## xenon
// alu16_top
module alu16_top (
    input clk,
    input [5:0] alufn,
    input [15:0] a,
    input [15:0] b,
    output reg [15:0] y
  );
  reg [5:0] alufn_q;
  reg [15:0] a_q;
  reg [15:0] b_q;
  wire [15:0] alu_out;
  alu_3 alu (
    .alufn(alufn_q),
    .a(a_q),
    .b(b_q),
    .alu_output(alu_out)
  );
  always @(posedge clk) begin
    alufn_q <= alufn;
    a_q <= a;
    b_q <= b;
    y <= alu_out;
  end
endmodule
Settings: LEC_CHECK=0, ABC_AREA=0, CAP_MARGIN=20, CELL_PAD_IN_SITES_GLOBAL_PLACEMENT=3, CORE_MARGIN=2, CORE_UTILIZATION=39, CTS_CLUSTER_DIAMETER=306, CTS_CLUSTER_SIZE=100, SLEW_MARGIN=20, TNS_END_PERCENT=95; clock period 6.5 ns.
run.sh (not shown) runs the stock make flow with config.mk's settings and CLKGATE_MAP_FILE=.
Both conditions hold for xenon: the flow ran to the end and the final layout passed the timing, DRC and antenna checks.
Input-level comparison between indigo and xenon:
- a deleted CTS_CLUSTER_SIZE that had been 100
- a deleted CTS_CLUSTER_DIAMETER that had been 306
- a deleted ABC_AREA that had been 0
- a deleted CELL_PAD_IN_SITES_GLOBAL_PLACEMENT that had been 3
- a change of CORE_UTILIZATION from 39 to 71
- a deleted TNS_END_PERCENT that had been 95
- an added SETUP_SLACK_MARGIN of 1.57
- a change of the clock period (ns, I/O delays scaled along) from 6.5 to 5.31
- Summary of xenon and indigo: one run falls short of a clean finish, namely indigo.
- The higher post-cts gate resize count came out of indigo.
- Going from xenon to indigo, horizontal extent of the die shrank by more than a quarter.
- Per the comparison of indigo with xenon, floorplan-stage core utilization increased by 32 points relative to the old numbers, number of top-level pins level, total core area decreased by 45% relative to the old numbers.
Input changes introduced in zinc (baseline for comparison: indigo):
- removing SETUP_SLACK_MARGIN (formerly 1.57)
- changing CORE_UTILIZATION from 71 to 29
- changing the clock period (ns, I/O delays scaled along) from 5.31 to 6.35
## What came out
- Synthesized cell count: zinc vs indigo identical
- Instance count after placement with tap cells included (higher): zinc
- Number of setup buffers added after CTS ended up 14 lower on zinc than on indigo.
- zinc finished end to end and its layout was clean on timing, DRC and antenna.
- In the tables for indigo and zinc, die area reads lower with indigo.
- zinc against indigo: total number of clock tree sinks neither gained nor lost much, core footprint moved up, fraction of the core area occupied by cells at floorplan -43 points.
Modified inputs, delta compared to zinc
- CORE_UTILIZATION now 71, was 29
- TNS_END_PERCENT now 5, previously not set
- PLACE_DENSITY_LB_ADDON now 0.0, previously not set
- the clock period (ns, I/O delays scaled along) now 5.31, was 6.35
Results
- Against zinc, post-place instance area in delta rose by a few percent.
- zinc → delta: number of buffers inserted during clock tree synthesis closely matched the old numbers; synthesized cell count now sits at about the same level.
- Of zinc and delta, zinc shows the higher cell count after placement, with delta below it.
- Looking at zinc and delta, the cell area after technology mapping is a wash.
- delta got as far as global routing, where a tool error ended the run.
- Last weighted congestion value of the routability-driven placer up about 5% in delta wrt zinc
- Sort zinc and delta by number of post-CTS setup repair buffers asc -> top: zinc

* * *

Starting RTL as in the previous note.
Settings: LEC_CHECK=0, CAP_MARGIN=20, CORE_MARGIN=2, CORE_UTILIZATION=72, CTS_CLUSTER_SIZE=22, PLACE_DENSITY_LB_ADDON=0.04, SETUP_SLACK_MARGIN=-0.14, SLEW_MARGIN=20; clock period 5.62 ns.
The baseline died in global routing with GRT-0116.
==> next run, changes <==
- CORE_UTILIZATION: 72 -> 65
- CTS_CLUSTER_SIZE: 22 -> default
- PLACE_DENSITY_LB_ADDON: 0.04 -> default
- SETUP_SLACK_MARGIN: -0.14 -> default
- clock period: 5.62 -> 5.31 ns (I/O delays scaled with it)
Result:
- The new run completed, yet does not pass: setup timing
- die area came out higher by 10%
- synthesized cell count does not change
- area after synthesis stays the same
==> next run, changes <==
- CORE_UTILIZATION: 65 -> 72
- PLACE_DENSITY_LB_ADDON: default -> 0.27
- clock period: 5.31 -> 5.77 ns (I/O delays scaled with it)
Result:
- This time the run failed in global routing
- area after synthesis stays the same
- die size goes down by 9.4%
- synthesized cell count stays the same
==> next run, changes <==
- CTS_CLUSTER_DIAMETER: default -> 400
- PLACE_DENSITY_LB_ADDON: 0.27 -> 0.0
- clock period: 5.77 -> 2.43 ns (I/O delays scaled with it)
The changed run ended with an error in clock tree synthesis on DPL-0038.
Synthesized area stays the same.
Die area stays the same.
Synthesized cell count stays the same.
==> next run, changes <==
- CORE_UTILIZATION: 72 -> 40
- CTS_CLUSTER_DIAMETER: 400 -> default
- PLACE_DENSITY_LB_ADDON: 0.0 -> default
- clock period: 2.43 -> 6.35 ns (I/O delays scaled with it)
After rerunning: The changed run ran to the end with no violations; area after synthesis does not change; die area rises by 77%; synthesized cell count does not change.

* * *

The RTL this note starts from:
==> flow/design.v <==
module adder16_7 (
    input [5:0] alufn,
    input [15:0] a,
    input [15:0] b,
    output reg [15:0] out,
    output reg z,
    output reg n,
    output reg v
  );
  reg [15:0] sum;
  reg [15:0] xb;
  always @* begin
    xb = b ^ {5'h10{alufn[0+0-:1]}};
    case (alufn[0+1-:2])
      2'h0: begin
        sum = a + b;
      end
      2'h1: begin
        sum = a - b;
      end
      2'h2: begin
        sum = a * b;
      end
      2'h3: begin
        sum = xb + 1'h1;
      end
      default: begin
        sum = a - b;
      end
    endcase
    v = (a[15+0-:1] & xb[15+0-:1] & ~sum[15+0-:1]) | (~a[15+0-:1] & ~xb[15+0-:1] & sum[15+0-:1]);
    n = sum[15+0-:1];
    z = (~|sum);
    out = sum;
  end
endmodule
module boolean16_9 (
    input [5:0] alufn,
    input [15:0] a,
    input [15:0] b,
    output reg [15:0] out
  );
  always @* begin
    case (alufn[0+3-:4])
      4'h8: begin
        out = a & b;
      end
      4'he: begin
        out = a | b;
      end
      4'h6: begin
        out = a ^ b;
      end
      4'ha: begin
        out = a;
      end
      default: begin
        out = 16'h0000;
      end
    endcase
  end
endmodule
module compare16_10 (
    input [5:0] alufn,
    input z,
    input v,
    input n,
    output reg [15:0] out
  );
  always @* begin
    case (alufn[1+1-:2])
      2'h1: begin
        out = z;
      end
      2'h2: begin
        out = n ^ v;
      end
      2'h3: begin
        out = z | (n ^ v);
      end
      default: begin
        out = 1'h0;
      end
    endcase
  end
endmodule
module shifter16_8 (
    input [15:0] a,
    input [15:0] b,
    input [5:0] alufn,
    output reg [15:0] out
  );
  always @* begin
    case (alufn[0+1-:2])
      2'h0: begin
        out = a <<< b[0+4-:5];
      end
      2'h1: begin
        out = a >>> b[0+4-:5];
      end
      2'h3: begin
        out = $signed(a) >>> b[0+4-:5];
      end
      default: begin
        out = 1'h0;
      end
    endcase
  end
endmodule
module alu_3 (
    input [5:0] alufn,
    input [15:0] a,
    input [15:0] b,
    output reg [15:0] alu_output
  );
  wire [16-1:0] M_add_out;
  wire [1-1:0] M_add_z;
  wire [1-1:0] M_add_n;
  wire [1-1:0] M_add_v;
  reg [6-1:0] M_add_alufn;
  reg [16-1:0] M_add_a;
  reg [16-1:0] M_add_b;
  adder16_7 add (
    .alufn(M_add_alufn),
    .a(M_add_a),
    .b(M_add_b),
    .out(M_add_out),
    .z(M_add_z),
    .n(M_add_n),
    .v(M_add_v)
  );
  wire [16-1:0] M_shift_out;
  reg [16-1:0] M_shift_a;
  reg [16-1:0] M_shift_b;
  reg [6-1:0] M_shift_alufn;
  shifter16_8 shift (
    .a(M_shift_a),
    .b(M_shift_b),
    .alufn(M_shift_alufn),
    .out(M_shift_out)
  );
  wire [16-1:0] M_bool_out;
  reg [6-1:0] M_bool_alufn;
  reg [16-1:0] M_bool_a;
  reg [16-1:0] M_bool_b;
  boolean16_9 bool (
    .alufn(M_bool_alufn),
    .a(M_bool_a),
    .b(M_bool_b),
    .out(M_bool_out)
  );
  wire [16-1:0] M_comp_out;
  reg [6-1:0] M_comp_alufn;
  reg [1-1:0] M_comp_z;
  reg [1-1:0] M_comp_v;
  reg [1-1:0] M_comp_n;
  compare16_10 comp (
    .alufn(M_comp_alufn),
    .z(M_comp_z),
    .v(M_comp_v),
    .n(M_comp_n),
    .out(M_comp_out)
  );
  always @* begin
    M_add_a = a;
    M_add_b = b;
    M_add_alufn = alufn;
    if (alufn[5:4] == 2'h3) begin
      M_add_alufn[1:0] = 2'h1;
    end
    M_comp_v = M_add_v;
    M_comp_n = M_add_n;
    M_comp_z = M_add_z;
    M_comp_alufn = alufn;
    M_bool_a = a;
    M_bool_b = b;
    M_bool_alufn = alufn;
    M_shift_a = a;
    M_shift_b = b;
    M_shift_alufn = alufn;
    case (alufn[4+1-:2])
      2'h0: begin
        alu_output = M_add_out;
      end
      2'h1: begin
        alu_output = M_bool_out;
      end
      2'h2: begin
        alu_output = M_shift_out;
      end
      2'h3: begin
        alu_output = M_comp_out;
      end
      default: begin
        alu_output = 16'h0000;
      end
    endcase
  end
endmodule
module alu16_top (
    input clk,
    input [5:0] alufn,
    input [15:0] a,
    input [15:0] b,
    output reg [15:0] y
  );
  reg [5:0] alufn_q;
  reg [15:0] a_q;
  reg [15:0] b_q;
  wire [15:0] alu_out;
  alu_3 alu (
    .alufn(alufn_q),
    .a(a_q),
    .b(b_q),
    .alu_output(alu_out)
  );
  always @(posedge clk) begin
    alufn_q <= alufn;
    a_q <= a;
    b_q <= b;
    y <= alu_out;
  end
endmodule
Settings: LEC_CHECK=0, CAP_MARGIN=20, CORE_MARGIN=2, CORE_UTILIZATION=40, CTS_CLUSTER_DIAMETER=392, CTS_CLUSTER_SIZE=100, SLEW_MARGIN=20, TNS_END_PERCENT=15; clock period 6.5 ns.
==> next run, changes <==
Settings changed: CORE_UTILIZATION 40 to 59, CTS_CLUSTER_DIAMETER 392 to 400, CTS_CLUSTER_SIZE 100 to 99, TNS_END_PERCENT 15 to not set.
Effect: Non-clock buffer count drops by 4; setup slack improves by 0.073 ns; wire length drops by a few percent; design area drops slightly; utilization climbs by 20 points; global-route usage climbs by 12 points; power climbs slightly; fmax climbs slightly; combinational power climbs slightly; via count climbs slightly.
==> next run, changes <==
Settings changed: CORE_UTILIZATION 59 to 40, CTS_CLUSTER_DIAMETER 400 to not set, CTS_CLUSTER_SIZE 99 to not set.
=>
- The changed run passed the timing, DRC and antenna checks
- power goes down by about 0.9%
- worst setup slack is worse by 0.073 ns
- die size goes up by 46%

* * *

Setup of v26:
// alu16_top: RTL as listed in full above, without the edits since
export LEC_CHECK = 0
export CAP_MARGIN = 20
export CORE_MARGIN = 2
export CORE_UTILIZATION = 68
export CTS_CLUSTER_SIZE = 34
export MAX_ROUTING_LAYER = met4
export SETUP_SLACK_MARGIN = 0.99
export SLEW_MARGIN = 20
create_clock -name core_clock -period 5.26 [get_ports {clk}]
v26 never completed; the flow aborted with a tool error in global routing (5_1_grt).
> inputs changed (v26 -> v48)
- SETUP_SLACK_MARGIN now -0.14, was 0.99
- MAX_ROUTING_LAYER no longer set, was met4
- CTS_CLUSTER_SIZE no longer set, was 34
- the clock period (ns, I/O delays scaled along) now 5.62, was 5.26
Findings:
No crash in v48: every stage finished, but the layout fails its final checks due to setup timing. When v48 is set beside v26, its post-placement cell count turns out to be about 0.9% smaller. Detailed-placement wirelength estimate grows slightly when moving from v26 to v48. Compare v48 and v26 | post-CTS setup-driven buffer insertion count lower: v48. Looking at standard cell area after detailed placement, v48 sits 2.2% below v26.
[inputs] v4 vs v48
- CORE_UTILIZATION now 72, was 68
- PLACE_DENSITY now 0.76, previously not set
- TNS_END_PERCENT now 5, previously not set
[summary]
Proportion of synthesized area in mux cells: v4 vs v48 identical. Core footprint: v4 vs v48 down about 7%. On weighted congestion at the end of routability-driven global placement: v4 sits above v48. Die size: v4 better than v48. v4 vs v48 — post-place setup slack dropped 89 ps. Number of cells upsized or downsized after cts, v4 and v48, higher one = v4. [compare] base=v48 new=v4: die boundary height went down 2.7%, instance area after placement up about 0.3%, number of rows created at floorplan now sits lower, synthesized cell count shows no meaningful change. Across v4 and v48, no clean finish was achieved.
--- input diff v4..v53 ---
- removing TNS_END_PERCENT (formerly 5)
- changing CORE_UTILIZATION from 72 to 65
- removing PLACE_DENSITY (formerly 0.76)
- removing SETUP_SLACK_MARGIN (formerly -0.14)
- changing the clock period (ns, I/O delays scaled along) from 5.62 to 5.25
==> results <==
- [v53] flow finished | final checks: failed | reasons: setup timing
- v4: aborted in global routing (5_1_grt) (tool error)
- Total die size in v53 vs v4: up 10%
- v53 vs v4, setup slack after placement went down by 44 ps.
- Diff v4..v53 | deepest clock path buffer count | negligible
- Count of buffers added by post-CTS timing repair for setup in v53 vs v4: up 2
- The synthesized cell count on v4 is in line with that on v53.
- Relative to v4, area of the placeable core has increased by about 13% in v53.
- Between v4 and v53, the flow reports floorplan row count increasing by a little under 10%.
- Area after detailed placement in v53 is about 1.1% higher than in v4
- [compare] base=v4 new=v53: netlist area before placement stayed essentially flat, quantity of gates resized following cts rose by 14, fraction of the yosys area taken by sequential cells stayed essentially flat.

* * *

RTL: the design.v shown in full above, as it stands there.
clock: 6.5 ns
lec_check: 0
cap_margin: 20
cell_pad_in_sites_global_placement: 3
core_margin: 2
core_utilization: 36
cts_cluster_diameter: 306
cts_cluster_size: 100
place_density: 0.89
slew_margin: 20
tns_end_percent: 20
Edit:
--- a/flow/config.mk
+++ b/flow/config.mk
@@ -9 +8,0 @@
-export CELL_PAD_IN_SITES_GLOBAL_PLACEMENT = 3
@@ -11,4 +10 @@
-export CORE_UTILIZATION = 36
-export CTS_CLUSTER_DIAMETER = 306
-export CTS_CLUSTER_SIZE = 100
-export PLACE_DENSITY = 0.89
+export CORE_UTILIZATION = 65
@@ -16 +11,0 @@
-export TNS_END_PERCENT = 20
==> flow/constraint.sdc (replaced) <==
create_clock -name core_clock -period 6.35 [get_ports {clk}]
set_input_delay 1.2700 -clock core_clock [delete_from_list [all_inputs] [get_ports {clk}]]
set_output_delay 1.2700 -clock core_clock [all_outputs]
set_load 0.01 [all_outputs]
What happened: Design area goes down by about 2.5%; total power climbs by about 7%; die size came out lower by about 44%; wire length fell by 13%; cell count came out lower by about 10%; sequential power is about the same; clock-buffer cell count stays the same; worst hold slack got worse by 0.0046 ns.

* * *

// alu16_top: RTL as listed in full above, without the edits since
clock: 7.86 ns
lec_check: 0
abc_area: 1
cap_margin: 30
cell_pad_in_sites_detail_placement: 1
cell_pad_in_sites_global_placement: 0
core_aspect_ratio: 0.66
core_margin: 3
core_utilization: 44
cts_cluster_diameter: 386
cts_cluster_size: 100
gpl_routability_driven: 0
gpl_timing_driven: 0
hold_slack_margin: 0.16
max_routing_layer: met5
min_routing_layer: met1
place_density_lb_addon: 0.04
slew_margin: 20
tns_end_percent: 10
The starting point went through all stages and came out clean.
Edit:
==> flow/config.mk (replaced) <==
export PLATFORM = sky130hd
export DESIGN_NAME = alu16_top
export DESIGN_NICKNAME = alu16_top
export VERILOG_FILES = /design/flow/design.v
export SDC_FILE = /design/flow/constraint.sdc
export NUM_CORES = 4
export LEC_CHECK = 0
export CAP_MARGIN = 20
export CORE_MARGIN = 2
export CORE_UTILIZATION = 40
export CTS_CLUSTER_DIAMETER = 377
export CTS_CLUSTER_SIZE = 100
export SLEW_MARGIN = 20
export TNS_END_PERCENT = 10
==> flow/constraint.sdc (replaced) <==
create_clock -name core_clock -period 6.5 [get_ports {clk}]
set_input_delay 1.3000 -clock core_clock [delete_from_list [all_inputs] [get_ports {clk}]]
set_output_delay 1.3000 -clock core_clock [all_outputs]
set_load 0.01 [all_outputs]
Effect: Die area came out lower by 1.7%. Register-to-register slack loses 99 ps. Setup slack degrades by 99 ps. Design area went down by 6.7%. Power went up by 26%. Routed wire length decreases by 17%. Count of clock-buffer cells in the layout is unchanged. Area after synthesis falls by 8.2%. Final cell count goes down by 19%.
Power and IR drop assume default switching activity.
